// badicecream
module badicecream(input         Clk,                 
                             Reset,               
                             frame_clk,           
                input [10:0]   DrawX, DrawY ,    
				input [15:0]   keycode,				  
               	output logic is_BI	,			 
				output logic [10:0] BI_X, BI_Y,
				input logic up_wall, down_wall , left_wall, right_wall,
				output logic [10:0] BI_X_Pos, BI_Y_Pos,
				output logic [5:0] BI_BlkX_Pos, BI_BlkY_Pos
              );
export LEC_CHECK = 0
export ABC_AREA = 1
export CAP_MARGIN = 20
export CORE_ASPECT_RATIO = 0.5
export CORE_MARGIN = 4
export CORE_UTILIZATION = 56
export CTS_CLUSTER_DIAMETER = 253
export CTS_CLUSTER_SIZE = 99
export SETUP_SLACK_MARGIN = 0.2
export SLEW_MARGIN = 20
export TNS_END_PERCENT = 10
create_clock -name core_clock -period 8.0 [get_ports {Clk}]
run.sh (not shown) runs the stock make flow with config.mk's settings and CLKGATE_MAP_FILE=.
Next try:
- ABC_AREA: 1 -> default
- CORE_ASPECT_RATIO: 0.5 -> default
- CORE_MARGIN: 4 -> 2
- CORE_UTILIZATION: 56 -> 28
- CTS_CLUSTER_DIAMETER: 253 -> default
- CTS_CLUSTER_SIZE: 99 -> default
- TNS_END_PERCENT: 10 -> default
- clock period: 8.0 -> 8.15 ns (I/O delays scaled with it)
What happened: The changed run passed the timing, design-rule and antenna checks; setup slack gets worse by 0.076 ns; final area went up by about 1.9%; non-clock buffer count went up by 38; via count shrinks by about 16%; combinational power climbs by about 16%; utilization goes down by 33 points.

run A:
Starting RTL as in the previous note.
## badicecream
module badicecream(input         Clk,                 
                             Reset,               
                             frame_clk,           
                input [10:0]   DrawX, DrawY ,    
				input [15:0]   keycode,				  
               	output logic is_BI	,			 
				output logic [10:0] BI_X, BI_Y,
				input logic up_wall, down_wall , left_wall, right_wall,
				output logic [10:0] BI_X_Pos, BI_Y_Pos,
				output logic [5:0] BI_BlkX_Pos, BI_BlkY_Pos
              );
clock: 6.6 ns
lec_check: 0
cap_margin: 20
core_margin: 2
core_utilization: 68
cts_cluster_size: 31
hold_slack_margin: -0.1
setup_slack_margin: -0.49
slew_margin: 20
Final checks on run A, whose flow otherwise completed, came back failing, citing negative setup slack.
Modified inputs, run B compared to run A
-- flow/config.mk --
<<< run A, line 8
>>> run B, line 8
export ABC_AREA = 0
<<< run A, line 11
>>> run B, line 12
export CTS_CLUSTER_DIAMETER = 244
<<< run A, line 13
export SETUP_SLACK_MARGIN = -0.49
>>> run B, line 15
export SETUP_SLACK_MARGIN = 1.88
<<< run A, line 15
>>> run B, line 17
export TNS_END_PERCENT = 5
==> flow/constraint.sdc <==
create_clock -name core_clock -period 6.29 [get_ports {Clk}]
set_input_delay 1.2580 -clock core_clock [delete_from_list [all_inputs] [get_ports {Clk}]]
set_output_delay 1.2580 -clock core_clock [all_outputs]
set_load 0.01 [all_outputs]
- Run B -> run A: post-cts hold-fix buffer tally delta 0, exact match
- Run B: GRT-0116 in global routing (5_1_grt) -> run aborted
- Taking run A as the reference, in run B I/O pin total did not really move, number of gates resized after CTS up 21%, number of placed instances, taps included has increased.
- Run B -> run A: count of input and output buffers delta 0, exact match
- ~same die boundary height in run A and run B
- On deepest clock path buffer count, run A and run B are neck and neck.
- From run A to run B the numbers moved as follows: post-synthesis area per instance saw little to no change, placed instance area +3.7%.
Input changes introduced in run C (baseline for comparison: run B):
-- flow/config.mk --
<<< run B, line 8
export ABC_AREA = 0
>>> run C, line 8
<<< run B, line 11
export CORE_UTILIZATION = 68
export CTS_CLUSTER_DIAMETER = 244
export CTS_CLUSTER_SIZE = 31
export HOLD_SLACK_MARGIN = -0.1
export SETUP_SLACK_MARGIN = 1.88
>>> run C, line 10
export CORE_UTILIZATION = 12
export SETUP_SLACK_MARGIN = 0.2
<<< run B, line 17
export TNS_END_PERCENT = 5
>>> run C, line 13
==> flow/constraint.sdc <==
create_clock -name core_clock -period 8.45 [get_ports {Clk}]
set_input_delay 1.6900 -clock core_clock [delete_from_list [all_inputs] [get_ports {Clk}]]
set_output_delay 1.6900 -clock core_clock [all_outputs]
set_load 0.01 [all_outputs]
Notes after the runs:
Run C finished all stages; the layout is clean.
Comparing run C against run B, there is no change at all in number of levels the H-tree was split into.
Net count of the mapped netlist: run C vs run B identical
From run B to run C the numbers moved as follows: area inside the core boundary saw an increase; die area rose by 440%; adder and majority gate portion of the synthesized area did not really move; detailed placement HPWL picked up an extra 7.0%; die width +about 130%.
On minimum setup slack after placement: between run B and run C, it ends up higher for run C.
## Diff of input files: run D against run C
-- flow/config.mk --
<<< run C, line 10
export CORE_UTILIZATION = 12
>>> run D, line 10
export CORE_UTILIZATION = 66
==> flow/constraint.sdc <==
create_clock -name core_clock -period 7.72 [get_ports {Clk}]
set_input_delay 1.5440 -clock core_clock [delete_from_list [all_inputs] [get_ports {Clk}]]
set_output_delay 1.5440 -clock core_clock [all_outputs]
set_load 0.01 [all_outputs]
--- outcome ---
Of run C and run D, only run C finishes the flow clean. Run D finished every stage; the final checks, however, were not passed, the failures being negative setup slack. Run C ended up with clock as its top power group; run D ended up with combinational cells. Combined area of all synthesized cells came out exactly the same in run D and run C. Delta (run D minus run C): first-iteration DRC count increased by 1,009 relative to the old numbers; routed wire length increased by 6400 µm relative to the old numbers; number of global-route vias before repair increased by about 27% relative to the old numbers; area of all placed cells without fillers decreased by 4.7% relative to the old numbers. Measured against each other, run D and run C differ in share of power burned in combinational logic, the lower figure coming from run C.

tundra:
Starting RTL as in the previous note.
Settings: LEC_CHECK=0, CAP_MARGIN=20, CORE_MARGIN=2, CORE_UTILIZATION=70, CTS_CLUSTER_SIZE=41, PLACE_DENSITY=0.67, SETUP_SLACK_MARGIN=-0.49, SLEW_MARGIN=20; clock period 7.16 ns.
tundra: it failed with a tool error in global routing, so there are no final results.
Here is what was changed in the inputs of lagoon compared with tundra.
Settings: a deleted CTS_CLUSTER_SIZE that had been 41; a change of CORE_UTILIZATION from 70 to 64; a deleted PLACE_DENSITY that had been 0.67.
### Flow results
[flow] lagoon | stages: complete | final checks: fail | reason: setup timing
On die width: between lagoon and tundra, it ends up higher for lagoon.
lagoon against tundra: floorplan core area went up 890 µm²; chip footprint went up about 9%; detailed placer's ending HPWL went down 480 µm.
Power and IR drop assume default switching activity.
